==> flow/design.v <==
package axi4_pkg;
    localparam LEN_BITS = 8;
    localparam SIZE_BITS = 3;
    localparam BURST_BITS = 2;
    localparam RESP_BITS = 2;
    typedef bit [LEN_BITS-1:0]  len_t;
    typedef bit [SIZE_BITS-1:0] size_t;
    typedef enum logic [BURST_BITS-1:0] {
        FIXED = 0,
        INCR = 1,
        WRAP = 2
    } burst_t;
    typedef enum logic [RESP_BITS-1:0] {
        OKAY   = 0,
        EXOKAY = 1,
        SLVERR = 2,
        DECERR = 3
    } resp_t;
endpackage
module rtl_sdpram # (
    parameter AWIDTH = 16,
    parameter DWIDTH = 64,
    parameter RAM_STYLE = "auto",
    parameter DOUTB_PIPELINE = 1
) (
    input                   clka,
    input                   ena,
    input  [AWIDTH-1:0]     addra,
    input  [DWIDTH-1:0]     dina,
    input                   clkb,
    input                   enb,
    input  [AWIDTH-1:0]     addrb,
    output [DWIDTH-1:0]     doutb
);
    localparam CASCADE_HEIGHT = 5;
    logic [DWIDTH-1:0]  doutb_int;
    logic [DWIDTH-1:0]  doutb_o;
    logic [DWIDTH-1:0]  memory[2**AWIDTH];
    always_ff @(posedge clka) begin
        if (ena)
            memory[addra] <= dina;
    end
    always_ff @(posedge clkb) begin
        if (enb)
            doutb_int <= memory[addrb];
    end
    if (DOUTB_PIPELINE) begin : gen_doutb_pipeline
        always_ff @(posedge clkb) begin
            doutb_o <= doutb_int;
        end    
    end else begin : gen_doutb_nopipeline
        assign doutb_o = doutb_int;
    end
    assign doutb = doutb_o;
endmodule
module generic_sync_fifo # (
    parameter DWIDTH = 64,
    parameter AWIDTH = 10,
    parameter RAM_STYLE = "auto",
    parameter ALMOST_EMPTY_THRESH = 2,
    parameter ALMOST_FULL_THRESH = 2**AWIDTH-2,
    parameter EARLY_READ = 1,
    parameter OUTPUT_PIPELINE = 0
) (
    input  logic                clk,
    input  logic                rst,
    input  logic                wvalid,
    output logic                wready,
    input  logic [DWIDTH-1:0]   wdata,
    output logic                walmost_full,
    output logic                rvalid,
    input  logic                rready,
    output logic [DWIDTH-1:0]   rdata,
    output logic                ralmost_empty,
    output logic [AWIDTH:0]     data_count
);
    if (ALMOST_EMPTY_THRESH <= 0 || ALMOST_EMPTY_THRESH >= 2**AWIDTH) begin
        $error("ALMOST_EMPTY_THRESH is not valid");
    end
    if (ALMOST_FULL_THRESH <= 0 || ALMOST_FULL_THRESH >= 2**AWIDTH) begin
        $error("ALMOST_FULL_THRESH is not valid");
    end
    logic                       mem_wen;
    logic [AWIDTH:0]            mem_waddr;
    logic [AWIDTH:0]            mem_waddr_next;
    logic                       mem_ren;
    logic [AWIDTH:0]            mem_raddr;
    logic [AWIDTH:0]            mem_raddr_next;
    rtl_sdpram # (
        .AWIDTH(AWIDTH),
        .DWIDTH(DWIDTH),
        .RAM_STYLE(RAM_STYLE),
        .DOUTB_PIPELINE(0)
    ) i_ram (
        .clka(clk),
        .ena(mem_wen),
        .addra(mem_waddr[AWIDTH-1:0]),
        .dina(wdata),
        .clkb(clk),
        .enb(EARLY_READ ? 1'b1 : mem_ren),
        .addrb(EARLY_READ ? mem_raddr_next[AWIDTH-1:0] : mem_raddr[AWIDTH-1:0]),
        .doutb(rdata)
    );
    logic                       wfull;
    assign                      wready = !wfull;
    assign                      mem_wen = wvalid && wready;
    assign                      mem_waddr_next = mem_wen ? mem_waddr + 1'b1 : mem_waddr;
    logic                       rempty;
if (EARLY_READ) begin
    assign                      rvalid = !rempty;
    assign                      mem_ren = rvalid && rready;
end else begin
    always_ff @(posedge clk or posedge rst) begin
        if (rst) begin
            rvalid <= 0;
        end else begin
            if (mem_ren) begin
                rvalid <= 1;
            end else if (rready) begin
                rvalid <= 0;
            end
        end
    end
    assign                      mem_ren = !rempty && !(rvalid && !rready);
end
    assign                      mem_raddr_next = mem_ren ? mem_raddr + 1'b1 : mem_raddr;
    assign                      data_count = mem_waddr - mem_raddr;
    always_ff @(posedge clk or posedge rst) begin
        if (rst) begin
            wfull <= 1;
            walmost_full <= 1;
        end else begin
            wfull <= {~mem_waddr_next[AWIDTH], mem_waddr_next[AWIDTH-1:0]} == mem_raddr;
            walmost_full <= data_count >= ALMOST_FULL_THRESH;  
        end
    end
    always_ff @(posedge clk or posedge rst) begin
        if (rst) begin
            rempty <= 1;
            ralmost_empty <= 1;
        end else begin
            rempty <= mem_waddr == mem_raddr_next;
            ralmost_empty <= data_count < ALMOST_EMPTY_THRESH;
        end
    end
    always_ff @(posedge clk or posedge rst) begin
        if (rst) begin
            mem_waddr <= '0;
            mem_raddr <= '0;
        end else begin
            if (mem_wen) begin
                mem_waddr <= mem_waddr + 1'b1;
            end
            if (mem_ren) begin
                mem_raddr <= mem_raddr + 1'b1;
            end
        end
    end
endmodule
module dmac_addr_gen # (
    parameter int ADDR_WD = 32,
    parameter int MAX_BURST_LEN = 16  
) (
    input [ADDR_WD-1:0]             req_addr,
    input [ADDR_WD-1:0]             req_length,
    input [axi4_pkg::SIZE_BITS-1:0] req_size,
    output [ADDR_WD-1:0]            next_addr,
    output [ADDR_WD-1:0]            next_length,
    output [axi4_pkg::LEN_BITS-1:0] burst_len,
    output                          req_last
);
    wire [ADDR_WD-1:0] aligned_len_bytes = (1 << ($clog2(MAX_BURST_LEN) + req_size)) - (req_addr & ((1 << ($clog2(MAX_BURST_LEN) + req_size)) - 1));
    wire [ADDR_WD-1:0] burst_len_bytes = aligned_len_bytes > req_length ? req_length : aligned_len_bytes;
    wire [ADDR_WD-1:0] aligned_req_addr = req_addr & ~((1 << req_size) - 1);
    wire [ADDR_WD-1:0] burst_len_trans = (req_addr + burst_len_bytes + ((1 << req_size) - 1) - aligned_req_addr) >> req_size;
    assign next_addr = req_addr + aligned_len_bytes;
    assign next_length = req_length - burst_len_bytes;
    assign req_last = next_length == 0;
    assign burst_len = burst_len_trans - 1;
endmodule
module dmac_read_req_gen # (
    parameter int ADDR_WD = 32,
    parameter int DATA_WD = 32,
    parameter int CHANNEL_COUNT = 8,  
    parameter int MAX_BURST_LEN = 16,  
    localparam int STRB_WD = DATA_WD / 8
) (
    input                               clk,
    input                               rst,
    input                               cmd_valid,
    output logic                        cmd_ready,
    input [ADDR_WD-1:0]                 cmd_src_addr,
    input [ADDR_WD-1:0]                 cmd_dst_addr,
    input [1:0]                         cmd_burst,
    input [ADDR_WD-1:0]                 cmd_len,
    input [2:0]                         cmd_size,
    output logic                        rd_req_valid,
    input                               rd_req_ready,
    output [ADDR_WD-1:0]                rd_req_addr,
    output [axi4_pkg::BURST_BITS-1:0]   rd_req_burst,
    output [axi4_pkg::LEN_BITS-1:0]     rd_req_len,
    output [axi4_pkg::SIZE_BITS-1:0]    rd_req_size,
    output                              cmd_out_valid,
    input                               cmd_out_ready,
    output [$clog2(ADDR_WD/8)-1:0]      cmd_out_src_offset,
    output [ADDR_WD-1:0]                cmd_out_dst_addr,
    output [1:0]                        cmd_out_burst,
    output [ADDR_WD-1:0]                cmd_out_len,
    output [2:0]                        cmd_out_size
);
    logic cmd_blocking;
    logic cmd_out_blocking;
    logic rd_req_fired;
    logic cmd_out_fired;
    logic [ADDR_WD-1:0] next_addr;
    logic [ADDR_WD-1:0] next_length;
    logic [axi4_pkg::LEN_BITS-1:0] burst_len;
    logic               req_last;
    logic [ADDR_WD-1:0]                 rd_req_addr_reg;
    logic [ADDR_WD-1:0]                 rd_req_length_reg;
    logic [axi4_pkg::BURST_BITS-1:0]    rd_req_burst_reg;
    logic [axi4_pkg::SIZE_BITS-1:0]     rd_req_size_reg;
    logic                               rd_req_last;
    logic                               rd_req_last_reg;
    dmac_addr_gen # (
        .ADDR_WD(ADDR_WD),
        .MAX_BURST_LEN(MAX_BURST_LEN)  
    ) i_addr_gen (
        .req_addr(rd_req_addr_reg),
        .req_length(rd_req_length_reg),
        .req_size(rd_req_size_reg),
        .next_addr,
        .next_length,
        .burst_len,
        .req_last
    );
    assign cmd_ready = (!rd_req_valid || (rd_req_ready && rd_req_last)) && 
        (( cmd_out_ready) || cmd_out_fired);
    always_ff @(posedge clk or posedge rst) begin
        if (rst) begin
            cmd_blocking <= 0;
        end else begin
            if (cmd_valid && !cmd_ready) begin
                cmd_blocking <= 1;
            end else if (cmd_ready) begin
                cmd_blocking <= 0;
            end
        end
    end
    always_ff @(posedge clk or posedge rst) begin
        if (rst) begin
            cmd_out_blocking <= 0;
        end else begin
            if (cmd_out_valid && !cmd_out_ready) begin
                cmd_out_blocking <= 1;
            end else if (cmd_out_ready) begin
                cmd_out_blocking <= 0;
            end
        end
    end
    always_ff @(posedge clk or posedge rst) begin
        if (rst) begin
            rd_req_fired <= 0;
        end else begin
            if (cmd_valid && cmd_ready) begin
                rd_req_fired <= 0;
            end else if (rd_req_valid && rd_req_ready) begin
                rd_req_fired <= 1;
            end
        end
    end
    always_ff @(posedge clk or posedge rst) begin
        if (rst) begin
            rd_req_addr_reg <= '0;
            rd_req_length_reg <= '0;
            rd_req_burst_reg <= '0;
            rd_req_size_reg <= '0;
            rd_req_last_reg <= 0;
        end else begin
            if (cmd_valid && cmd_ready || cmd_valid && !rd_req_valid && !rd_req_last ) begin
                rd_req_addr_reg   <= cmd_src_addr;
                rd_req_length_reg <= cmd_len;
                rd_req_burst_reg  <= cmd_burst;
                rd_req_size_reg   <= cmd_size;
                rd_req_last_reg       <= req_last;
            end else if (rd_req_valid && rd_req_ready) begin  
                rd_req_addr_reg   <= next_addr;
                rd_req_length_reg <= next_length;
                rd_req_last_reg       <= req_last;
            end
        end
    end
    assign rd_req_last = req_last;
    always_ff @(posedge clk or posedge rst) begin
        if (rst) begin
            rd_req_valid <= 0;
        end else begin
            if (cmd_valid && cmd_ready || cmd_valid && !rd_req_valid && !rd_req_last ) begin
                rd_req_valid <= 1;
            end else if (rd_req_valid  && rd_req_ready && rd_req_last) begin
                rd_req_valid <= 0;
            end
        end
    end
    assign rd_req_addr  = rd_req_addr_reg;
    assign rd_req_burst = rd_req_burst_reg;
    assign rd_req_len   = burst_len;
    assign rd_req_size  = rd_req_size_reg;
    always_ff @(posedge clk or posedge rst) begin
        if (rst) begin
            cmd_out_fired <= 0;
        end else begin
            if (cmd_valid && cmd_ready)
                cmd_out_fired <= 0;
            else if (cmd_out_valid && cmd_out_ready)
                cmd_out_fired <= 1;
        end
    end
    assign cmd_out_valid = cmd_valid && !cmd_out_fired;
    assign cmd_out_src_offset = cmd_src_addr[$clog2(ADDR_WD/8)-1:0];
    assign cmd_out_dst_addr = cmd_dst_addr;
    assign cmd_out_burst = cmd_burst;
    assign cmd_out_len = cmd_len;
    assign cmd_out_size = cmd_size;
endmodule
module dmac_read_initiator # (
    parameter integer ADDR_WD = 32,
    parameter integer DATA_WD = 32,
    parameter int CHANNEL_COUNT = 8,  
    parameter int MAX_BURST_LEN = 16,  
    localparam integer STRB_WD = DATA_WD / 8
) (
    input                               clk,
    input                               rst,
    input                               rd_req_valid,
    output                              rd_req_ready,
    input [ADDR_WD-1:0]                 rd_req_addr,
    input [axi4_pkg::BURST_BITS-1:0]    rd_req_burst,
    input [axi4_pkg::LEN_BITS-1:0]      rd_req_len,
    input [axi4_pkg::SIZE_BITS-1:0]     rd_req_size,
    output logic                        m_axi_arvalid,
    input                               m_axi_arready,
    output logic [ADDR_WD-1:0]          m_axi_araddr,
    output logic [7:0]                  m_axi_arlen,
    output logic [2:0]                  m_axi_arsize,
    output logic [1:0]                  m_axi_arburst
);
    assign m_axi_arvalid = rd_req_valid;
    assign rd_req_ready  = m_axi_arready;
    assign m_axi_araddr  = rd_req_addr;
    assign m_axi_arlen   = rd_req_len;
    assign m_axi_arsize  = rd_req_size;
    assign m_axi_arburst = rd_req_burst;
endmodule
module dmac_read_handler # (
    parameter int ADDR_WD = 32,
    parameter int DATA_WD = 32,
    parameter int CHANNEL_COUNT = 8,  
    parameter int MAX_BURST_LEN = 16,  
    localparam int STRB_WD = DATA_WD / 8
) (
    input                               clk,
    input                               rst,
    output                              data_out_valid,
    input                               data_out_ready,
    output [DATA_WD-1:0]                data_out,
    output                              data_out_last,
    output                              rd_resp_valid,
    input wire                          m_axi_rvalid,
    output wire                         m_axi_rready,
    input wire [DATA_WD-1:0]            m_axi_rdata,
    input wire [1:0]                    m_axi_rresp,
    input wire                          m_axi_rlast
);
    assign data_out_valid = m_axi_rvalid;
    assign m_axi_rready = data_out_ready;
    assign data_out_last = m_axi_rlast;
    assign data_out = m_axi_rdata;
    assign rd_resp_valid = m_axi_rvalid && m_axi_rready && m_axi_rlast;
endmodule
module dmac_read # (
    parameter int ADDR_WD = 32,
    parameter int DATA_WD = 32,
    parameter int CHANNEL_COUNT = 8,  
    parameter int MAX_BURST_LEN = 16,  
    localparam int STRB_WD = DATA_WD / 8
) (
    input                               clk,
    input                               rst,
    input                               cmd_valid,
    output logic                        cmd_ready,
    input [ADDR_WD-1:0]                 cmd_src_addr,
    input [ADDR_WD-1:0]                 cmd_dst_addr,
    input [1:0]                         cmd_burst,
    input [ADDR_WD-1:0]                 cmd_len,
    input [2:0]                         cmd_size,
    output                              cmd_out_valid,
    input                               cmd_out_ready,
    output [$clog2(ADDR_WD/8)-1:0]      cmd_out_src_offset,
    output [ADDR_WD-1:0]                cmd_out_dst_addr,
    output [1:0]                        cmd_out_burst,
    output [ADDR_WD-1:0]                cmd_out_len,
    output [2:0]                        cmd_out_size,
    output                              data_out_valid,
    input                               data_out_ready,
    output [DATA_WD-1:0]                data_out,
    output                              data_out_last,
    output wire                         m_axi_arvalid,
    output wire [ADDR_WD-1:0]           m_axi_araddr,
    output wire [7:0]                   m_axi_arlen,
    output wire [2:0]                   m_axi_arsize,
    output wire [1:0]                   m_axi_arburst,
    input wire                          m_axi_arready,
    input wire                          m_axi_rvalid,
    input wire [DATA_WD-1:0]            m_axi_rdata,
    input wire [1:0]                    m_axi_rresp,
    input wire                          m_axi_rlast,
    output wire                         m_axi_rready
);
    logic                               rd_req_valid;
    logic                               rd_req_ready;
    logic [ADDR_WD-1:0]                 rd_req_addr;
    logic [axi4_pkg::BURST_BITS-1:0]    rd_req_burst;
    logic [axi4_pkg::LEN_BITS-1:0]      rd_req_len;
    logic [axi4_pkg::SIZE_BITS-1:0]     rd_req_size;
    dmac_read_req_gen # (
        .ADDR_WD(ADDR_WD),
        .DATA_WD(DATA_WD),
        .CHANNEL_COUNT(CHANNEL_COUNT),  
        .MAX_BURST_LEN(MAX_BURST_LEN)  
    ) i_req_gen (
        .clk,
        .rst,
        .cmd_valid,
        .cmd_ready,
        .cmd_src_addr,
        .cmd_dst_addr,
        .cmd_burst,
        .cmd_len,
        .cmd_size,
        .rd_req_valid,
        .rd_req_ready,
        .rd_req_addr,
        .rd_req_burst,
        .rd_req_len,
        .rd_req_size,
        .cmd_out_valid,
        .cmd_out_ready,
        .cmd_out_src_offset,
        .cmd_out_dst_addr,
        .cmd_out_burst,
        .cmd_out_len,
        .cmd_out_size
    );
    dmac_read_initiator # (
        .ADDR_WD(ADDR_WD),
        .DATA_WD(DATA_WD),
        .CHANNEL_COUNT(CHANNEL_COUNT),  
        .MAX_BURST_LEN(MAX_BURST_LEN)  
    ) i_initiator (
        .clk,
        .rst,
        .rd_req_valid,
        .rd_req_ready,
        .rd_req_addr,
        .rd_req_burst,
        .rd_req_len,
        .rd_req_size,
        .m_axi_arvalid,
        .m_axi_araddr,
        .m_axi_arlen,
        .m_axi_arsize,
        .m_axi_arburst,
        .m_axi_arready
    );
    dmac_read_handler # (
        .ADDR_WD(ADDR_WD),
        .DATA_WD(DATA_WD),
        .CHANNEL_COUNT(CHANNEL_COUNT),  
        .MAX_BURST_LEN(MAX_BURST_LEN)  
    ) i_handler (
        .clk,
        .rst,
        .data_out_valid,
        .data_out_ready,
        .data_out,
        .data_out_last,
        .rd_resp_valid(),
        .m_axi_rvalid,
        .m_axi_rdata,
        .m_axi_rresp,
        .m_axi_rlast,
        .m_axi_rready
    );
endmodule
module dmac_buffer # (
    parameter int ADDR_WD = 32,
    parameter int DATA_WD = 32,
    parameter int CHANNEL_COUNT = 8,  
    parameter int MAX_BURST_LEN = 16  
) (
    input clk,
    input rst,
    input                           cmd_in_valid,
    output logic                    cmd_in_ready,
    input [$clog2(ADDR_WD/8)-1:0]   cmd_in_src_offset,
    input [ADDR_WD-1:0]             cmd_in_dst_addr,
    input [1:0]                     cmd_in_burst,
    input [ADDR_WD-1:0]             cmd_in_len,
    input [2:0]                     cmd_in_size,
    input                           data_in_valid,
    output                          data_in_ready,
    input [DATA_WD-1:0]             data_in,
    input                           data_in_last,
    output                          cmd_out_valid,
    input                           cmd_out_ready,
    output [$clog2(ADDR_WD/8)-1:0]  cmd_out_src_offset,
    output [ADDR_WD-1:0]            cmd_out_dst_addr,
    output [1:0]                    cmd_out_burst,
    output [ADDR_WD-1:0]            cmd_out_len,
    output [2:0]                    cmd_out_size,
    output                          data_out_valid,
    input                           data_out_ready,
    output [DATA_WD-1:0]            data_out,
    output                          data_out_last
);
    localparam int CMD_WIDTH = $clog2(ADDR_WD/8) + ADDR_WD + 2 + ADDR_WD + 3;
    wire [CMD_WIDTH-1:0] cmd_in = {cmd_in_src_offset, cmd_in_dst_addr, cmd_in_burst, cmd_in_len, cmd_in_size};
    wire [CMD_WIDTH-1:0] cmd_out;
    assign {cmd_out_src_offset, cmd_out_dst_addr, cmd_out_burst, cmd_out_len, cmd_out_size} = cmd_out;
    generic_sync_fifo # (
        .DWIDTH(CMD_WIDTH),
        .AWIDTH(3)
    ) i_cmd_buf (
        .clk,
        .rst,
        .wvalid(cmd_in_valid),
        .wready(cmd_in_ready),
        .wdata (cmd_in),
        .walmost_full(),
        .rvalid(cmd_out_valid),
        .rready(cmd_out_ready),
        .rdata (cmd_out),
        .ralmost_empty(),
        .data_count()
    );
    generic_sync_fifo # (
        .DWIDTH(DATA_WD + 1),
        .AWIDTH($clog2(MAX_BURST_LEN) + 1)
    ) i_data_buf (
        .clk,
        .rst,
        .wvalid(data_in_valid),
        .wready(data_in_ready),
        .wdata ({data_in, data_in_last}),
        .walmost_full(),
        .rvalid(data_out_valid),
        .rready(data_out_ready),
        .rdata ({data_out, data_out_last}),
        .ralmost_empty(),
        .data_count()
    );
endmodule
module dmac_write_req_gen # (
    parameter int ADDR_WD = 32,
    parameter int DATA_WD = 32,
    parameter int CHANNEL_COUNT = 8,  
    parameter int MAX_BURST_LEN = 16,  
    localparam int STRB_WD = DATA_WD / 8
) (
    input                           clk,
    input                           rst,
    input                           cmd_in_valid,
    output logic                    cmd_in_ready,
    input [$clog2(ADDR_WD/8)-1:0]   cmd_in_src_offset,
    input [ADDR_WD-1:0]             cmd_in_dst_addr,
    input [1:0]                     cmd_in_burst,
    input [ADDR_WD-1:0]             cmd_in_len,
    input [2:0]                     cmd_in_size,
    output logic                        wr_req_valid,
    input                               wr_req_ready,
    output [ADDR_WD-1:0]                wr_req_addr,
    output [axi4_pkg::BURST_BITS-1:0]   wr_req_burst,
    output [axi4_pkg::LEN_BITS-1:0]     wr_req_len,
    output [$clog2(ADDR_WD/8)-1:0]      wr_req_data_offset,  
    output [axi4_pkg::SIZE_BITS-1:0]    wr_req_size,
    output                              wr_req_last
);
    logic cmd_blocking;
    logic wr_req_fired;
    logic cmd_out_fired;
    logic [ADDR_WD-1:0] next_addr;
    logic [ADDR_WD-1:0] next_length;
    logic [axi4_pkg::LEN_BITS-1:0] burst_len;
    logic               req_last;
    logic [ADDR_WD-1:0]                 wr_req_addr_reg;
    logic [ADDR_WD-1:0]                 wr_req_length_reg;
    logic [axi4_pkg::BURST_BITS-1:0]    wr_req_burst_reg;
    logic [$clog2(ADDR_WD/8)-1:0]       wr_req_data_offset_reg;
    logic [axi4_pkg::SIZE_BITS-1:0]     wr_req_size_reg;
    dmac_addr_gen # (
        .ADDR_WD(ADDR_WD),
        .MAX_BURST_LEN(MAX_BURST_LEN)  
    ) i_addr_gen (
        .req_addr(wr_req_addr_reg),
        .req_length(wr_req_length_reg),
        .req_size(wr_req_size_reg),
        .next_addr,
        .next_length,
        .burst_len,
        .req_last
    );
    assign cmd_in_ready = (wr_req_ready && wr_req_last) || !wr_req_valid;
    always_ff @(posedge clk or posedge rst) begin
        if (rst) begin
            cmd_blocking <= 0;
        end else begin
            if (cmd_in_valid && !cmd_in_ready) begin
                cmd_blocking <= 1;
            end else if (cmd_in_ready) begin
                cmd_blocking <= 0;
            end
        end
    end
    always_ff @(posedge clk or posedge rst) begin
        if (rst) begin
            wr_req_fired <= 0;
        end else begin
            if (cmd_in_valid && cmd_in_ready) begin
                wr_req_fired <= 0;
            end else if (wr_req_valid && wr_req_ready) begin
                wr_req_fired <= 1;
            end
        end
    end
    always_ff @(posedge clk or posedge rst) begin
        if (rst) begin
            wr_req_addr_reg <= '0;
            wr_req_length_reg <= '0;
            wr_req_burst_reg <= '0;
            wr_req_data_offset_reg <= '0;
            wr_req_size_reg <= '0;
        end else begin
            if (cmd_in_valid && cmd_in_ready || cmd_in_valid && !wr_req_valid ) begin
                wr_req_addr_reg   <= cmd_in_dst_addr;
                wr_req_length_reg <= cmd_in_len;
                wr_req_burst_reg  <= cmd_in_burst;
                wr_req_data_offset_reg <= cmd_in_src_offset;
                wr_req_size_reg   <= cmd_in_size;
            end else if (wr_req_valid && wr_req_ready) begin  
                wr_req_addr_reg   <= next_addr;
                wr_req_length_reg <= next_length;
            end
        end
    end
    assign wr_req_last = req_last;
    always_ff @(posedge clk or posedge rst) begin
        if (rst) begin
            wr_req_valid <= 0;
        end else begin
            if (cmd_in_valid)
                wr_req_valid <= 1;
            else if (wr_req_valid  && wr_req_ready && wr_req_last)
                wr_req_valid <= 0;
        end
    end
    assign wr_req_addr  = wr_req_addr_reg;
    assign wr_req_burst = wr_req_burst_reg;
    assign wr_req_len   = burst_len;
    assign wr_req_data_offset = wr_req_data_offset_reg;
    assign wr_req_size  = wr_req_size_reg;
endmodule
module dmac_write_initiator # (
    parameter int ADDR_WD = 32,
    parameter int DATA_WD = 32,
    parameter int CHANNEL_COUNT = 8,  
    parameter int MAX_BURST_LEN = 16,  
    localparam int STRB_WD = DATA_WD / 8
) (
    input                               clk,
    input                               rst,
    input                               wr_req_valid,
    output                              wr_req_ready,
    input [ADDR_WD-1:0]                 wr_req_addr,
    input [axi4_pkg::BURST_BITS-1:0]    wr_req_burst,
    input [axi4_pkg::LEN_BITS-1:0]      wr_req_len,
    input [$clog2(ADDR_WD/8)-1:0]       wr_req_data_offset,  
    input [axi4_pkg::SIZE_BITS-1:0]     wr_req_size,
    input                               wr_req_last,  
    input                               data_in_valid,
    output logic                        data_in_ready,
    input  [DATA_WD-1:0]                data_in,
    input                               data_in_last,
    output logic                m_axi_awvalid,
    input wire                  m_axi_awready,
    output logic [ADDR_WD-1:0]  m_axi_awaddr,
    output logic [7:0]          m_axi_awlen,
    output logic [2:0]          m_axi_awsize,
    output logic [1:0]          m_axi_awburst,
    output logic                m_axi_wvalid,
    input wire                  m_axi_wready,
    output logic [DATA_WD-1:0]  m_axi_wdata,
    output logic [STRB_WD-1:0]  m_axi_wstrb,
    output logic                m_axi_wlast
);
    localparam MAX_BURST_BYTES = MAX_BURST_LEN * (ADDR_WD / 8);
    logic wr_req_blocking;
    wire  aw_active = m_axi_awvalid;
    logic wr_active;
    always_ff @(posedge clk or posedge rst) begin
        if (rst) begin
            wr_req_blocking <= 0;
        end else begin
            if (wr_req_valid && !wr_req_ready) begin
                wr_req_blocking <= 1;
            end else if (wr_req_ready) begin
                wr_req_blocking <= 0;
            end
        end
    end
    always_ff @(posedge clk or posedge rst) begin
        if(rst) begin
            wr_active <= 0;
        end else begin
            if (wr_req_valid && wr_req_ready) begin
                wr_active <= 1;
            end else if (m_axi_wvalid && m_axi_wready && m_axi_wlast) begin
                wr_active <= 0;
            end
        end
    end
    assign wr_req_ready = !(aw_active && !m_axi_awready) && !(wr_active && !(m_axi_wvalid && m_axi_wready && m_axi_wlast));
    logic               data_in_q_valid;
    logic [DATA_WD-1:0] data_in_q;
    logic [$clog2(ADDR_WD/8):0] data_shift_bytes;
    logic [$clog2(ADDR_WD/8):0] data_shift_bytes_reg;
    wire  wr_delay = wr_req_data_offset > wr_req_addr[$clog2(ADDR_WD/8)-1:0];  
    logic wr_delay_reg;
    wire  wr_delay_all = !wr_req_blocking ? wr_delay : wr_delay_reg;
    logic wr_delay_done;
    assign data_shift_bytes[$clog2(ADDR_WD/8)]     = data_shift_bytes[$clog2(ADDR_WD/8)-1:0] == 0;
    assign data_shift_bytes[$clog2(ADDR_WD/8)-1:0] = wr_req_data_offset - wr_req_addr[$clog2(ADDR_WD/8)-1:0];
    always_ff @(posedge clk or posedge rst) begin
        if(rst) begin
            data_in_q_valid <= 0;
            data_in_q <= '0;
        end else begin
            if (data_in_valid && data_in_ready) begin
                data_in_q_valid <= 1;
            end else if (m_axi_wvalid && m_axi_wready) begin
                data_in_q_valid <= data_in_valid;
            end
            if (data_in_valid && data_in_ready) begin
                data_in_q <= data_in;
            end
        end
    end
    always_ff @(posedge clk or posedge rst) begin
        if (rst) begin
            data_shift_bytes_reg <= '0;
        end else begin
            if (wr_req_valid && !wr_req_blocking) begin
                data_shift_bytes_reg <= data_shift_bytes;
            end
        end
    end
    always_ff @(posedge clk or posedge rst) begin
        if (rst) begin
            wr_delay_reg <= 0;
        end else begin
            if (wr_req_valid && !wr_req_blocking) begin
                wr_delay_reg <= wr_delay;
            end
        end
    end
    always_comb begin
        data_in_ready =   m_axi_wready;
        if (!wr_active || m_axi_wvalid && m_axi_wlast && (m_axi_awvalid && !m_axi_awready)) begin
            data_in_ready = 0;
        end
        if (wr_req_valid && wr_req_ready)
            data_in_ready = 1;
    end
    always_ff @(posedge clk or posedge rst) begin
        if(rst) begin
            m_axi_awvalid <= 0;
            m_axi_awlen <= '0;
            m_axi_awaddr <= '0;
            m_axi_awsize <= '0;
            m_axi_awburst <= '0;
        end else begin
            if (wr_req_valid && wr_req_ready) begin
                m_axi_awvalid <= 1;
                m_axi_awaddr  <= wr_req_addr;
                m_axi_awlen   <= wr_req_len;
                m_axi_awsize  <= wr_req_size;
                m_axi_awburst <= wr_req_burst;
            end else if (m_axi_awready) begin
                m_axi_awvalid <= 0;
            end
        end
    end
    logic [$clog2(MAX_BURST_BYTES)-1:0] wr_counter;
    always_ff @(posedge clk or posedge rst) begin
        if(rst) begin
            wr_counter <= '0;
        end else begin
            if (wr_req_valid && wr_req_ready) begin
                wr_counter <= wr_req_len;
            end else if (m_axi_wvalid && m_axi_wready && !m_axi_wlast) begin
                wr_counter <= wr_counter - 1;
            end
        end
    end
    logic wr_waiting_data;  
    always_ff @(posedge clk or posedge rst) begin
        if (rst) begin
            wr_waiting_data <= 0;
        end else begin
            if (wr_req_valid && wr_req_ready || wr_waiting_data) begin
                wr_waiting_data <= !(data_in_valid && data_in_ready && (wr_delay_all ? data_in_q_valid : 1));
            end
        end
    end
    always_ff @(posedge clk or posedge rst) begin
        if (rst) begin
            m_axi_wvalid <= 0;
        end else begin
            if (wr_req_valid && wr_req_ready || wr_waiting_data) begin
                m_axi_wvalid <= data_in_valid && data_in_ready && (wr_delay_all ? data_in_q_valid : 1);
            end else if (m_axi_wvalid && m_axi_wready && m_axi_wlast) begin
                m_axi_wvalid <= 0;
            end else if (wr_active) begin
                m_axi_wvalid <= (m_axi_wvalid && !m_axi_wready) || (data_in_valid && data_in_ready);
            end
        end
    end
    always_ff @(posedge clk or posedge rst) begin
        if (rst) begin
            m_axi_wstrb <= '0;
        end else begin
            m_axi_wstrb <= '1;
        end
    end
    always_ff @(posedge clk or posedge rst) begin
        if (rst) begin
            m_axi_wlast <= 0;
        end else begin
            if (wr_req_valid && wr_req_ready) begin
                m_axi_wlast <= wr_req_len == 0;
            end else if (m_axi_wvalid && m_axi_wready) begin
                m_axi_wlast <= wr_counter == 1;
            end
        end
    end
    always_ff @(posedge clk) begin
        if (data_in_valid && data_in_ready) begin
            m_axi_wdata <= {data_in, data_in_q} >> ({3'b0, data_shift_bytes_reg} << 3);
        end
    end
endmodule
module dmac_write_handler # (
    parameter int ADDR_WD = 32,
    parameter int DATA_WD = 32,
    parameter int CHANNEL_COUNT = 8,  
    parameter int MAX_BURST_LEN = 16,  
    localparam int STRB_WD = DATA_WD / 8
) (
    input                       clk,
    input                       rst,
    input wire                  m_axi_bvalid,
    input wire [1:0]            m_axi_bresp,
    output wire                 m_axi_bready
);
  assign m_axi_bready = 1;
endmodule
module dmac_write # (
    parameter int ADDR_WD = 32,
    parameter int DATA_WD = 32,
    parameter int CHANNEL_COUNT = 8,  
    parameter int MAX_BURST_LEN = 16,  
    localparam int STRB_WD = DATA_WD / 8
) (
    input                           clk,
    input                           rst,
    input                           cmd_in_valid,
    output logic                    cmd_in_ready,
    input [$clog2(ADDR_WD/8)-1:0]   cmd_in_src_offset,
    input [ADDR_WD-1:0]             cmd_in_dst_addr,
    input [1:0]                     cmd_in_burst,
    input [ADDR_WD-1:0]             cmd_in_len,
    input [2:0]                     cmd_in_size,
    input                           data_in_valid,
    output                          data_in_ready,
    input  [DATA_WD-1:0]            data_in,
    input                           data_in_last,
    output wire                 m_axi_awvalid,
    output wire [ADDR_WD-1:0]   m_axi_awaddr,
    output wire [7:0]           m_axi_awlen,
    output wire [2:0]           m_axi_awsize,
    output wire [1:0]           m_axi_awburst,
    input wire                  m_axi_awready,
    output wire                 m_axi_wvalid,
    output wire [DATA_WD-1:0]   m_axi_wdata,
    output wire [STRB_WD-1:0]   m_axi_wstrb,
    output wire                 m_axi_wlast,
    input wire                  m_axi_wready,
    input wire                  m_axi_bvalid,
    input wire [1:0]            m_axi_bresp,
    output wire                 m_axi_bready
);
    logic                               wr_req_valid;
    logic                               wr_req_ready;
    logic [ADDR_WD-1:0]                 wr_req_addr;
    logic [axi4_pkg::BURST_BITS-1:0]    wr_req_burst;
    logic [axi4_pkg::LEN_BITS-1:0]      wr_req_len;
    logic [$clog2(ADDR_WD/8)-1:0]       wr_req_data_offset;
    logic [axi4_pkg::SIZE_BITS-1:0]     wr_req_size;
    logic                               wr_req_last;
    dmac_write_req_gen # (
        .ADDR_WD(ADDR_WD),
        .DATA_WD(DATA_WD),
        .CHANNEL_COUNT(CHANNEL_COUNT),  
        .MAX_BURST_LEN(MAX_BURST_LEN)  
    ) i_req_gen (
        .clk,
        .rst,
        .cmd_in_valid,
        .cmd_in_ready,
        .cmd_in_src_offset,
        .cmd_in_dst_addr,
        .cmd_in_burst,
        .cmd_in_len,
        .cmd_in_size,
        .wr_req_valid,
        .wr_req_ready,
        .wr_req_addr,
        .wr_req_burst,
        .wr_req_len,
        .wr_req_data_offset,
        .wr_req_size,
        .wr_req_last
    );
    dmac_write_initiator # (
        .ADDR_WD(32),
        .DATA_WD(32),
        .CHANNEL_COUNT(8),  
        .MAX_BURST_LEN(16)  
    ) i_initiator (
        .clk,
        .rst,
        .wr_req_valid,
        .wr_req_ready,
        .wr_req_addr,
        .wr_req_burst,
        .wr_req_len,
        .wr_req_data_offset,
        .wr_req_size,
        .wr_req_last,
        .data_in_valid,
        .data_in_ready,
        .data_in,
        .data_in_last,
        .m_axi_awvalid,
        .m_axi_awaddr,
        .m_axi_awlen,
        .m_axi_awsize,
        .m_axi_awburst,
        .m_axi_awready,
        .m_axi_wvalid,
        .m_axi_wdata,
        .m_axi_wstrb,
        .m_axi_wlast,
        .m_axi_wready
    );
    dmac_write_handler # (
        .ADDR_WD(32),
        .DATA_WD(32),
        .CHANNEL_COUNT(8),  
        .MAX_BURST_LEN(16)  
    ) i_handler (
        .clk,
        .rst,
        .m_axi_bvalid,
        .m_axi_bresp,
        .m_axi_bready
    );
endmodule
module axi_dma_controller #(
    parameter int ADDR_WD = 32,
    parameter int DATA_WD = 32,
    parameter int CHANNEL_COUNT = 8,  
    parameter int MAX_BURST_LEN = 16,  
    localparam int STRB_WD = DATA_WD / 8
) (
    input wire                    clk,
    input wire                    rst,
    input wire                    cmd_valid,
    input wire [ADDR_WD-1:0]      cmd_src_addr,
    input wire [ADDR_WD-1:0]      cmd_dst_addr,
    input wire [1:0]              cmd_burst,
    input wire [ADDR_WD-1:0]      cmd_len,
    input wire [2:0]              cmd_size,
    output wire                   cmd_ready,
    output wire                   M_AXI_ARVALID,
    output wire [ADDR_WD-1:0]     M_AXI_ARADDR,
    output wire [7:0]             M_AXI_ARLEN,
    output wire [2:0]             M_AXI_ARSIZE,
    output wire [1:0]             M_AXI_ARBURST,
    input wire                    M_AXI_ARREADY,
    input wire                    M_AXI_RVALID,
    input wire [DATA_WD-1:0]      M_AXI_RDATA,
    input wire [1:0]              M_AXI_RRESP,
    input wire                    M_AXI_RLAST,
    output wire                   M_AXI_RREADY,
    output wire                   M_AXI_AWVALID,
    output wire [ADDR_WD-1:0]     M_AXI_AWADDR,
    output wire [7:0]             M_AXI_AWLEN,
    output wire [2:0]             M_AXI_AWSIZE,
    output wire [1:0]             M_AXI_AWBURST,
    input wire                    M_AXI_AWREADY,
    output wire                   M_AXI_WVALID,
    output wire [DATA_WD-1:0]     M_AXI_WDATA,
    output wire [STRB_WD-1:0]     M_AXI_WSTRB,
    output wire                   M_AXI_WLAST,
    input wire                    M_AXI_WREADY,
    input wire                    M_AXI_BVALID,
    input wire [1:0]              M_AXI_BRESP,
    output wire                   M_AXI_BREADY
);
    logic                           buf_cmd_in_valid;
    logic                           buf_cmd_in_ready;
    logic [$clog2(ADDR_WD/8)-1:0]   buf_cmd_in_src_offset;
    logic [ADDR_WD-1:0]             buf_cmd_in_dst_addr;
    logic [1:0]                     buf_cmd_in_burst;
    logic [ADDR_WD-1:0]             buf_cmd_in_len;
    logic [2:0]                     buf_cmd_in_size;
    logic                           buf_cmd_out_valid;
    logic                           buf_cmd_out_ready;
    logic [$clog2(ADDR_WD/8)-1:0]   buf_cmd_out_src_offset;
    logic [ADDR_WD-1:0]             buf_cmd_out_dst_addr;
    logic [1:0]                     buf_cmd_out_burst;
    logic [ADDR_WD-1:0]             buf_cmd_out_len;
    logic [2:0]                     buf_cmd_out_size;
    logic                           buf_data_in_valid;
    logic                           buf_data_in_ready;
    logic [DATA_WD-1:0]             buf_data_in;
    logic                           buf_data_in_last;
    logic                           buf_data_out_valid;
    logic                           buf_data_out_ready;
    logic [DATA_WD-1:0]             buf_data_out;
    logic                           buf_data_out_last;
    dmac_read # (
        .ADDR_WD(ADDR_WD),
        .DATA_WD(DATA_WD),
        .CHANNEL_COUNT(CHANNEL_COUNT),  
        .MAX_BURST_LEN(MAX_BURST_LEN)  
    ) i_rd (
        .clk,
        .rst,
        .cmd_valid,
        .cmd_ready,
        .cmd_src_addr,
        .cmd_dst_addr,
        .cmd_burst,
        .cmd_len,
        .cmd_size,
        .cmd_out_valid(buf_cmd_in_valid),
        .cmd_out_ready(buf_cmd_in_ready),
        .cmd_out_src_offset(buf_cmd_in_src_offset),
        .cmd_out_dst_addr(buf_cmd_in_dst_addr),
        .cmd_out_burst(buf_cmd_in_burst),
        .cmd_out_len(buf_cmd_in_len),
        .cmd_out_size(buf_cmd_in_size),
        .data_out_valid(buf_data_in_valid),
        .data_out_ready(buf_data_in_ready),
        .data_out(buf_data_in),
        .data_out_last(buf_data_in_last),
        .m_axi_arvalid(M_AXI_ARVALID),
        .m_axi_araddr(M_AXI_ARADDR),
        .m_axi_arlen(M_AXI_ARLEN),
        .m_axi_arsize(M_AXI_ARSIZE),
        .m_axi_arburst(M_AXI_ARBURST),
        .m_axi_arready(M_AXI_ARREADY),
        .m_axi_rvalid(M_AXI_RVALID),
        .m_axi_rdata(M_AXI_RDATA),
        .m_axi_rresp(M_AXI_RRESP),
        .m_axi_rlast(M_AXI_RLAST),
        .m_axi_rready(M_AXI_RREADY)
    );
    dmac_buffer # (
        .ADDR_WD(ADDR_WD),
        .DATA_WD(DATA_WD),
        .CHANNEL_COUNT(CHANNEL_COUNT)
    ) i_buf(
        .clk,
        .rst,
        .cmd_in_valid(buf_cmd_in_valid),
        .cmd_in_ready(buf_cmd_in_ready),
        .cmd_in_src_offset(buf_cmd_in_src_offset),
        .cmd_in_dst_addr(buf_cmd_in_dst_addr),
        .cmd_in_burst(buf_cmd_in_burst),
        .cmd_in_len(buf_cmd_in_len),
        .cmd_in_size(buf_cmd_in_size),
        .data_in_valid(buf_data_in_valid),
        .data_in_ready(buf_data_in_ready),
        .data_in(buf_data_in),
        .data_in_last(buf_data_in_last),
        .cmd_out_valid(buf_cmd_out_valid),
        .cmd_out_ready(buf_cmd_out_ready),
        .cmd_out_src_offset(buf_cmd_out_src_offset),
        .cmd_out_dst_addr(buf_cmd_out_dst_addr),
        .cmd_out_burst(buf_cmd_out_burst),
        .cmd_out_len(buf_cmd_out_len),
        .cmd_out_size(buf_cmd_out_size),
        .data_out_valid(buf_data_out_valid),
        .data_out_ready(buf_data_out_ready),
        .data_out(buf_data_out),
        .data_out_last(buf_data_out_last)
    );
    dmac_write # (
        .ADDR_WD(ADDR_WD),
        .DATA_WD(DATA_WD),
        .CHANNEL_COUNT(CHANNEL_COUNT),  
        .MAX_BURST_LEN(MAX_BURST_LEN)  
    ) i_wr (
        .clk,
        .rst,
        .cmd_in_valid(buf_cmd_out_valid),
        .cmd_in_ready(buf_cmd_out_ready),
        .cmd_in_src_offset(buf_cmd_out_src_offset),
        .cmd_in_dst_addr(buf_cmd_out_dst_addr),
        .cmd_in_burst(buf_cmd_out_burst),
        .cmd_in_len(buf_cmd_out_len),
        .cmd_in_size(buf_cmd_out_size),
        .data_in_valid(buf_data_out_valid),
        .data_in_ready(buf_data_out_ready),
        .data_in(buf_data_out),
        .data_in_last(buf_data_out_last),
        .m_axi_awvalid(M_AXI_AWVALID),
        .m_axi_awaddr(M_AXI_AWADDR),
        .m_axi_awlen(M_AXI_AWLEN),
        .m_axi_awsize(M_AXI_AWSIZE),
        .m_axi_awburst(M_AXI_AWBURST),
        .m_axi_awready(M_AXI_AWREADY),
        .m_axi_wvalid(M_AXI_WVALID),
        .m_axi_wdata(M_AXI_WDATA),
        .m_axi_wstrb(M_AXI_WSTRB),
        .m_axi_wlast(M_AXI_WLAST),
        .m_axi_wready(M_AXI_WREADY),
        .m_axi_bvalid(M_AXI_BVALID),
        .m_axi_bresp(M_AXI_BRESP),
        .m_axi_bready(M_AXI_BREADY)
    );
    if (ADDR_WD % 8 != 0) $error("ADDR_WD is not multiple of 8");
    if (DATA_WD % 8 != 0) $error("DATA_WD is not multiple of 8");
    if (2 ** $clog2(ADDR_WD / 8) != ADDR_WD / 8) $error("ADDR_WD is not power of 2");
    if (2 ** $clog2(DATA_WD / 8) != DATA_WD / 8) $error("DATA_WD is not power of 2");
    if (2 ** $clog2(MAX_BURST_LEN) != MAX_BURST_LEN) $error("MAX_BURST_LEN is not power of 2");
    if (MAX_BURST_LEN <= 0 || MAX_BURST_LEN > 256)   $error("MAX_BURST_LEN is invalid");
endmodule
==> flow/run.sh <==
#!/bin/bash
# the make line also repeats each setting of config.mk as NAME=value (left out here)
make -C /OpenROAD-flow-scripts/flow DESIGN_CONFIG=/design/flow/config.mk WORK_HOME=/design/flow/orfs CLKGATE_MAP_FILE= finish
==> flow/config.mk <==
export PLATFORM = sky130hd
export DESIGN_NAME = axi_dma_controller
export DESIGN_NICKNAME = axi_dma_controller
export VERILOG_FILES = /design/flow/design.v
export SDC_FILE = /design/flow/constraint.sdc
export NUM_CORES = 4
export LEC_CHECK = 0
export ABC_AREA = 1
export CAP_MARGIN = 20
export CORE_MARGIN = 2
export CORE_UTILIZATION = 57
export PLACE_DENSITY_LB_ADDON = 0.01
export SLEW_MARGIN = 20
==> flow/constraint.sdc <==
create_clock -name core_clock -period 6.48 [get_ports {clk}]
set_input_delay 1.2960 -clock core_clock [delete_from_list [all_inputs] [get_ports {clk}]]
set_output_delay 1.2960 -clock core_clock [all_outputs]
set_load 0.01 [all_outputs]
==> results of run 1 <==
==> layer usage <==
layer | up-vias | part of all wire | wire length [um] | GRT usage
li1 | 35140 | - | - | -
met1 | 37590 | 0.40 | 125700 | 0.4946
met2 | 4028 | 0.45 | 141800 | 0.5305
met3 | 715 | 0.10 | 31790 | 0.06595
met4 | 24 | 0.040 | 12480 | 0.1237
met5 | - | 0.00047 | 146 | 0
==> final cells by class <==
type                            count  area [um2]
Sequential cell                  1989       57400
Inverter                         1211        4609
Antenna cell                       30       75.07
Clock inverter                    104        1116
Fill cell                       11130       41590
Timing Repair Buffer             1514       15800
Clock buffer                      278        5634
Multi-Input combinational cell   5818       35840
Tap cell                         2189        2739
==> metrics by stage <==
step | utilization | cells | cell area [um2]
CTS | 0.7128 | 12960 | 117500
global route | 0.7475 | 13130 | 123200
detailed placement | 0.6474 | 12410 | 106700
floorplan | - | 9513 | 95160
global placement | 0.6474 | 12410 | 106700
finish | 0.7476 | 13130 | 123200
==> what timing repair did <==
item	CTS	global route
setup buffers	118	113
setup endpoints to repair	243	243
pin swaps	169	422
resized	465	1049
gates cloned	55	51
==> changes_impl.md, run 1 <==
### Metrics

* Seq pwr share at 0.213
* GRT Overall Usage at 0.3459
* Dpl ws at -2.393 ns
* IO Count at 279
* DRC violations left at 0
* Yosys simple share at 0.1564
* Unrepaired setup endpoints after global routing: yes
* Area leader, netlist: edfxtp_1
* Pwr/cell area at 631.1 nW/um2
* Sw Pwr at 33.73 mW
* Post-synth EDFFs at 1624
* Clock Sink Count at 1989
* Crit path largest cell delay at 0.42 ns
* Hold path start: i_buf.i_cmd_buf.i_ram.doutb_int[70]
* Most common cell in the synthesized netlist: nand2_1
* Clock Power Share at 0.152
* CTS max path bufs at 3
* Final setup vio count at 243
* Max Freq at 108.4 MHz
* Crit. path cell count at 64
* Worst slew pin tran at 1.165 ns
* Comb pwr at 49.4 mW
* Period utilisation layout at 1.423
* Die Y at 411.3 um
* Final RePlAce weighted congestion at 0.9412
* DP Wirelength at 183400 um
* Reg2Reg Depth at 64
* Largest power group: combinational logic
* Setup TNS at -403.32 ns
* Top cells by count, synth: nand2_1, edfxtp_1, inv_1
* Synthesized instance count at 9482
* Distinct cells, synth at 65
* WP data arrival at 9.95 ns
* Worst Path Required at 7.21 ns
* R2r setup slk at -2.74 ns
* CP bufs+invs at 24
* #FFs+latches synth at 1989
* Syn-to-layout area delta at 30.28%
* Vias per cell at 5.900
* Hold path depth at 2
* Seq/Total Area, Yosys at 0.6068
* Int Power at 44.03 mW
* Wire per inst at 23.75 um
* Slowest-stage cell, CP: dfrtp_1
* XORs/XNORs by Area at 0.01380
* R2R Path Start: i_rd.i_req_gen.rd_req_size_reg[2]
* VDD IR max at 1812 uV
* Vias in the first global route at 72180
* Leak at 51.94 nW
* Crit. End Element: flop
* Critical path peak fanout at 8
* Initial DRC count at 9185
* Global-route wire length before repair at 441200 um
* Core Area at 164800 um2
* Cell count listed in synth_stat.txt at 9482
* Avg Cell Area, Syn at 9.974 um2
* Gate power share at 0.635
* Die ar. at 169200 um2
* R2R Path End: i_rd.i_req_gen.rd_req_length_reg[23]
* Max_cap viols at 0
* Initial antenna violation count at 53
* Dominant register cell: edfxtp_1
* Largest net degree at the start of global routing at 133
* CTS tree: built
* Yosys warns at 7
* Relative slew slack at 0.2209
* Pins Over Slew Limit at 0
* Pre-antenna DRT Iters at 6
* Layout check faults: negative setup slack
* Minimum clock period at 9.221 ns
* Startpoint Class: flop
* Final worst slack at -2.741 ns
* DR vias at 77490
* Clk_skew at 0.06635 ns
* Hold crit path type: reg2reg
* Log Warnings at 65
* Total Power at 77.76 mW
* Synthesis area per yosys at 94570 um2
* Post-Synth Adder-Cell Area at 0.03874
* Placement row count at 149
* Critical Path Start: i_rd.i_req_gen.rd_req_size_reg[2]
* Top cells, area: edfxtp_1, nand2_1, dfrtp_1
* Final hold violations at 0
* Complex Gates by Area at 0.1132
* # H-tree levels at 4
* Die X-Extent at 411.3 um
* Clk Tree Root Cell: clkbuf_16
* Hold Slack at 0.4482 ns
* Switching part of the total at 0.4337
* Top-area cell type share of the netlist area at 0.5157
* P_clk at 11.8 mW
* Dominant kind of combinational cell: simple AND/OR/NAND/NOR gates
* Antenna viol nets, final at 0
* CP Capture Point: i_rd.i_req_gen.rd_req_length_reg[23]
* Sequential power at 16.6 mW
* Hold buffers post-CTS at 0
* Synth async-reset ratio at 0.1317
* Crit-path leading delay family: buffers and inverters
* Status: complete, but fails checks
* Init Core Util at 0.5738
* IO Port Bufs at 271
* Multiplexer share at 0.0002117
* Nets at 11160
* Insertion Delay late pin at 0.88 ns
* WHS Endpoint: i_wr.i_req_gen.wr_req_data_offset_reg[1]
* Number of buffers created by CTS at 201
* Drt total wl at 311900 um
* Gr ovfl total at 0
* WS Path Type: reg2reg
* CTS clock-pin slew for the worst setup and hold paths at 0.06 ns
* Crit path top cell by count: buf_4
* Post-Syn Area at 94570 um2
==> run 2: changes to the inputs <==
Settings changed: CELL_PAD_IN_SITES_DETAIL_PLACEMENT from default to 0, CELL_PAD_IN_SITES_GLOBAL_PLACEMENT from default to 0, CORE_ASPECT_RATIO from default to 1.17, CORE_MARGIN 2 to 6, CORE_UTILIZATION 57 to 18, CTS_CLUSTER_DIAMETER from default to 334, CTS_CLUSTER_SIZE from default to 15, GPL_ROUTABILITY_DRIVEN from default to 0, GPL_TIMING_DRIVEN from default to 1, HOLD_SLACK_MARGIN from default to 0.03, MAX_ROUTING_LAYER from default to met5, PLACE_DENSITY_LB_ADDON 0.01 to 0.26, SETUP_SLACK_MARGIN from default to 1.08, SLEW_MARGIN 20 to 25.
Clock period 6.48 ns to 6.42 ns, I/O delays scaled along.
==> run 2 against run 1 <==
Register-to-register slack gained 1.1 ns; worst hold slack got worse by 0.014 ns; critical path type is now reg2out; the layout still fails its checks (negative setup slack); wire length grew 11%.
==> changes_impl.md, run 2 <==
### Metrics

* Relative slew slack at 0.2584 (+0.03747)
* R2r setup slk at -1.62 ns (+1.12 ns)
* Global-route wire length before repair at 484800 um (+9.9%)
* Initial DRC count at 4546 (-51%)
* Final hold violations at 0 (unchanged)
* Sequential power at 16.7 mW (about the same)
* Dominant kind of combinational cell: simple AND/OR/NAND/NOR gates
* CP bufs+invs at 13 (-46%)
* Finished Layout Cells at 17850 (+36%)
* R2R Path End: i_buf.i_cmd_buf.i_ram.doutb_int[16]
* Comb pwr at 53.3 mW (+7.9%)
* Dpl ws at -2.779 ns (-0.3859 ns)
* Reg2Reg Depth at 62 (-3.1%)
* Startpoint Class: flop
* Gr ovfl total at 0 (unchanged)
* R2R Path Start: i_wr.i_req_gen.wr_req_size_reg[1]
* Slowest-stage cell, CP: fa_1
* Hold path depth at 1 (-1)
* XORs/XNORs by Area at 0.01380 (unchanged)
* Minimum clock period at 9.272 ns
* DR vias at 72940 (-5.9%)
* Crit. path cell count at 49 (-23%)
* Pins Over Slew Limit at 0 (unchanged)
* Post-Syn Area at 94570 um2 (unchanged)
* Critical path peak fanout at 7 (-1)
* Clk_skew at 0.08726 ns (+0.02091 ns)
* P_clk at 9.49 mW (-20%)
* Crit. End Element: output pin
* Largest power group: combinational logic
* Sw Pwr at 35.44 mW (+5.1%)
* CTS clock-pin slew for the worst setup and hold paths at 0.10 ns (+0.04 ns)
* Top cells, area: edfxtp_1, nand2_1, dfrtp_1
* Pre-antenna DRT Iters at 5 (-1)
* Top-area cell type share of the netlist area at 0.5157 (unchanged)
* WS Path Type: reg2out
* Distinct cells, synth at 65 (unchanged)
* Cell count listed in synth_stat.txt at 9482 (unchanged)
* Pwr/cell area at 617.4 nW/um2 (-2.2%)
* WP data arrival at 7.99 ns (-1.96 ns)
* Initial antenna violation count at 41 (-23%)
* Seq/Total Area, Yosys at 0.6068 (unchanged)
* Leak at 51.73 nW (-0.41%)
* Hold crit path type: reg2reg
* Synthesized instance count at 9482 (unchanged)
* Die Y at 796.0 um (+94%)
* Crit path largest cell delay at 0.54 ns (+0.12 ns)
* Status: complete, but fails checks
* Synth async-reset ratio at 0.1317 (unchanged)
* Hold Slack at 0.4338 ns (-0.01445 ns)
* Multiplexer share at 0.0002117 (unchanged)
* Hold buffers post-CTS at 0 (unchanged)
* Switching part of the total at 0.4455 (+0.01173)
* DP Wirelength at 217000 um (+18%)
* Yosys simple share at 0.1564 (unchanged)
* Complex Gates by Area at 0.1132 (unchanged)
* Insertion Delay late pin at 0.94 ns (+0.06 ns)
* Avg Cell Area, Syn at 9.974 um2 (unchanged)
* WHS Endpoint: i_wr.i_req_gen.wr_req_valid
* Syn-to-layout area delta at 36.24%
* Die ar. at 543000 um2 (+220%)
* GRT Overall Usage at 0.1178 (-0.2281)
* Hold path start: i_buf.i_cmd_buf.rempty
* Layout check faults: negative setup slack
* Gate power share at 0.670 (+0.035)
* Worst slew pin tran at 1.111 ns (-0.05377 ns)
* CTS max path bufs at 4 (+1)
* Yosys warns at 7 (unchanged)
* Max Freq at 107.8 MHz
* IO Port Bufs at 271 (unchanged)
* DRC violations left at 0 (unchanged)
* Vias in the first global route at 71240 (-1.3%)
* Post-synth EDFFs at 1624 (unchanged)
* Synthesis area per yosys at 94570 um2 (unchanged)
* Period utilisation layout at 1.444 (+0.02129)
* Wire per inst at 19.32 um (-19%)
* Placement row count at 287 (+93%)
* Critical Path Start: i_rd.i_req_gen.rd_req_size_reg[1]
* Dominant register cell: edfxtp_1
* Nets at 11220 (+0.59%)
* Die X-Extent at 682.1 um (+66%)
* Final setup vio count at 243 (unchanged)
* CP Capture Point: M_AXI_ARLEN[7]
* Seq pwr share at 0.211 (-0.002)
* Clk Tree Root Cell: clkbuf_16
* Drt total wl at 345000 um (+11%)
* Worst Path Required at 5.14 ns (-2.07 ns)
* Vias per cell at 4.085 (-31%)
* Crit-path leading delay family: AND-OR/OR-AND gates
* Antenna viol nets, final at 0 (unchanged)
* CTS tree: built
* Init Core Util at 0.1810 (-0.3928)
* Clock Sink Count at 1989 (unchanged)
* Log Warnings at 61 (-6.2%)
* #FFs+latches synth at 1989 (unchanged)
* Number of buffers created by CTS at 154 (-23%)
* Int Power at 44.11 mW (+0.18%)
* Unrepaired setup endpoints after global routing: yes
* Most common cell in the synthesized netlist: nand2_1
* Top cells by count, synth: nand2_1, edfxtp_1, inv_1
* Placed Cells incl. Taps at 17250 (+39%)
* IO Count at 279 (unchanged)
* Core Area at 522500 um2 (+220%)
* VDD IR max at 1064 uV (-41%)
* # H-tree levels at 4 (unchanged)
* Max_cap viols at 0 (unchanged)
* Largest net degree at the start of global routing at 147 (+11%)
* Post-Synth Adder-Cell Area at 0.03874 (unchanged)
* Final worst slack at -2.852 ns (-0.1113 ns)
* Area leader, netlist: edfxtp_1
* Clock Power Share at 0.119 (-0.033)
run 2: layout make-up:
type,count,area [um2]
Tap cell,6936,8678
Clock inverter,10,160.2
Timing Repair Buffer,1622,17120
Antenna cell,18,45.04
Multi-Input combinational cell,5823,36590
Inverter,1211,4617
Clock buffer,244,4244
Fill cell,55770,393600
Sequential cell,1989,57400
run 2: timing repair:
| item | in CTS | in global routing |
|---|---|---|
| setup endpoints to repair | 243 | 244 |
| hold endpoints to repair | 0 | 0 |
| pin swaps | 232 | 508 |
| gates resized | 536 | 1050 |
| setup buffers | 142 | 87 |
| cloned | 34 | 70 |
run 2: routing by layer:
metal / routed length, um / track usage / vias up
met2: 166200 / 0.1981 / 1283
met1: 154400 / 0.1561 / 36130
met5: 49 / 0 / -
met3: 14050 / 0.01705 / 365
li1: - / - / 35150
met4: 10260 / 0.03613 / 8
run 2: metrics by stage:
step                      utilization  instance area, um2  setup TNS (ns)  total power [mW]
after floorplan                     -               95160         -276.88             41.24
after global placement         0.2175              113600         -438.32             63.12
after CTS                      0.2336              122100         -308.63             76.76
after global routing           0.2465              128800         -447.46             85.73
after detailed placement       0.2178              113800         -433.75             63.01
final                          0.2466              128800         -330.71             79.55
==> run 3: changes to the inputs <==
Settings changed: ABC_AREA 1 to default, CELL_PAD_IN_SITES_GLOBAL_PLACEMENT 0 to 2, CORE_MARGIN 6 to 9, CORE_UTILIZATION 18 to 28, CTS_CLUSTER_DIAMETER 334 to 60, GPL_ROUTABILITY_DRIVEN 0 to 1, HOLD_SLACK_MARGIN 0.03 to 0.11, PLACE_DENSITY from default to 0.41, PLACE_DENSITY_LB_ADDON 0.26 to default, SLEW_MARGIN 25 to 20.
==> run 3 against run 2 <==
Still fails the layout checks on negative setup slack; sequential power about the same; critical path depth down 1; sequential share of layout area grew 2.0 points; critical path type unchanged; largest power group unchanged.
==> changes_impl.md, run 3 <==
### Metrics

* Number of buffers created by CTS at 203 (+32%)
* Nets at 8252 (-26%)
* VDD IR max at 1317 uV (+24%)
* DP Wirelength at 229200 um (+5.7%)
* #FFs+latches synth at 1989 (unchanged)
* CP Capture Point: M_AXI_ARLEN[7]
* Die X-Extent at 551.4 um (-19%)
* Core Area at 330600 um2 (-37%)
* Hold path depth at 2 (+1)
* Yosys warns at 7 (unchanged)
* P_clk at 12.1 mW (+28%)
* Crit-path leading delay family: AND-OR/OR-AND gates
* Vias in the first global route at 63530 (-11%)
* Gate power share at 0.626 (-0.044)
* CTS tree: built
* Multiplexer share at 0.1382 (+0.1380)
* Global-route wire length before repair at 496900 um (+2.5%)
* Worst Path Required at 5.14 ns (about the same)
* Complex Gates by Area at 0.1032 (-0.01002)
* Sw Pwr at 30.90 mW (-13%)
* Log Warnings at 52 (-15%)
* Final hold violations at 0 (unchanged)
* Hold crit path type: reg2reg
* Final setup vio count at 243 (unchanged)
* Critical path peak fanout at 6 (-1)
* Vias per cell at 4.952 (+21%)
* Die ar. at 354000 um2 (-35%)
* Crit path largest cell delay at 0.45 ns (-0.09 ns)
* Wire per inst at 28.69 um (+48%)
* Crit. End Element: output pin
* Max_cap viols at 0 (unchanged)
* GRT Overall Usage at 0.1932 (+0.07536)
* Final RePlAce weighted congestion at 0.7782
* Hold path start: i_buf.i_cmd_buf.i_ram.doutb_int[69]
* Period utilisation layout at 1.575 (+0.1307)
* XORs/XNORs by Area at 0.01805 (+0.004246)
* Insertion Delay late pin at 0.91 ns (-0.03 ns)
* Initial DRC count at 4557 (+0.24%)
* Worst slew pin tran at 1.150 ns (+0.03865 ns)
* Synthesis area per yosys at 93190 um2 (-1.5%)
* WS Path Type: reg2out
* # H-tree levels at 4 (unchanged)
* Max Freq at 98.90 MHz (-8.3%)
* Dominant register cell: edfxtp_1
* Setup TNS at -714.93 ns (-384.23 ns)
* CTS clock-pin slew for the worst setup and hold paths at 0.06 ns (-0.04 ns)
* R2R Path End: i_buf.i_cmd_buf.i_ram.doutb_int[28]
* WHS Endpoint: i_wr.i_req_gen.wr_req_data_offset_reg[0]
* Yosys simple share at 0.05943 (-0.09695)
* Logic area at 37010 um2 (+1.2%)
* Die Y at 642.0 um (-19%)
* Minimum clock period at 10.11 ns (+0.8394 ns)
* Placement row count at 228 (-21%)
* Init Core Util at 0.2819 (+0.1008)
* CTS max path bufs at 4 (unchanged)
* Comb pwr at 48.7 mW (-8.6%)
* Unrepaired setup endpoints after global routing: yes
* Pins Over Slew Limit at 0 (unchanged)
* Relative slew slack at 0.2316 (-0.02677)
* Total Power at 77.77 mW (-2.2%)
* Hold Slack at 0.4490 ns (+0.01519 ns)
* Gr ovfl total at 0 (unchanged)
* R2r setup slk at -3.58 ns (-1.96 ns)
* Syn-to-layout area delta at 32.42%
* Critical Path Start: i_rd.i_req_gen.rd_req_size_reg[2]
* Synthesized instance count at 6355 (-33%)
* Startpoint Class: flop
* Hold buffers post-CTS at 0 (unchanged)
* Crit path top cell by count: a21oi_2
* Top-area cell type share of the netlist area at 0.5233 (+0.007650)
* Pre-antenna DRT Iters at 9 (+4)
* Cell count listed in synth_stat.txt at 6355 (-33%)
* WP data arrival at 8.83 ns (+0.84 ns)
* Top cells by count, synth: edfxtp_1, nand2_1, mux4_2
* Post-Synth Adder-Cell Area at 0.03942 (+0.0006821)
* Reg2Reg Depth at 56 (-9.7%)
* Int Power at 46.87 mW (+6.3%)
* Sequential power at 17.0 mW (about the same)
* Pwr/cell area at 630.2 nW/um2 (+2.1%)
* Post-synth EDFFs at 1624 (unchanged)
* Register area at 57410 um2 (about the same)
* Leak at 45.36 nW (-12%)
* Crit. path cell count at 48 (-2.0%)
* Clock Sink Count at 1989 (unchanged)
* CP bufs+invs at 7 (-6)
* Most common cell in the synthesized netlist: edfxtp_1
* Seq pwr share at 0.218 (+0.007)
* IO Port Bufs at 271 (unchanged)
* Final worst slack at -3.692 ns (-0.8394 ns)
* DRC violations left at 0 (unchanged)
* IO Count at 279 (unchanged)
* Top cells, area: edfxtp_1, mux4_2, dfrtp_1
* Switching part of the total at 0.3973 (-0.04819)
* Seq/Total Area, Yosys at 0.6158 (+0.009003)
* Avg Cell Area, Syn at 14.66 um2 (+47%)
* R2R Path Start: i_wr.i_req_gen.wr_req_size_reg[1]
* Slowest-stage cell, CP: dfrtp_2
* Antenna viol nets, final at 0 (unchanged)
* Dominant kind of combinational cell: multiplexers
* Clk_skew at 0.06738 ns (-0.01988 ns)
* Synth async-reset ratio at 0.1317 (unchanged)
* DR vias at 61200 (-16%)
* Clock Power Share at 0.156 (+0.037)
* Post-Syn Area at 93190 um2 (-1.5%)
* Fill cell total of the finished layout at 31500 (-44%)
* Area leader, netlist: edfxtp_1
* Initial antenna violation count at 37 (-9.8%)
* Layout check faults: negative setup slack
* Distinct cells, synth at 109 (+68%)
* Drt total wl at 354500 um (+2.8%)
* Status: complete, but fails checks
* Clk Tree Root Cell: clkbuf_16
* Largest net degree at the start of global routing at 104 (-29%)
* Largest power group: combinational logic
-- run 3: through the flow --
stage | setup WS (ns) | util | instance area (um2) | cells
floorplan | -2.963 | - | 94700 | 6386
global placement | -4.094 | 0.3344 | 110600 | 11730
detailed placement | -4.170 | 0.3344 | 110600 | 11730
CTS | -3.894 | 0.3654 | 120800 | 12240
global route | -4.310 | 0.3732 | 123400 | 12350
finish | -3.692 | 0.3732 | 123400 | 12360
-- run 3: layer usage --
metal	wire, um	GRT usage	vias up
met5	88	0	-
met4	9116	0.04241	14
met3	11410	0.02192	369
met2	177600	0.3387	1043
met1	156300	0.2565	31680
li1	-	-	28090
-- run 3: final cells by class --
cell class	instances	share of cell area
clock inverter	101	0.009075
clock buffer	254	0.04397
tap	4370	0.04431
sequential	1989	0.4652
antenna	8	0.0001622
timing repair buffer	1611	0.1304
multi-input combinational	3802	0.3000
inverter	223	0.006905
-- run 3: repair_timing --
item / CTS / global route
endpoints found under the setup margin: 243 / 243
endpoints found under the hold margin: 0 / 0
pin swaps: 253 / 207
cloned: 40 / 14
gates resized: 398 / 344
setup buffers: 118 / 92
Power and IR drop assume default switching activity.
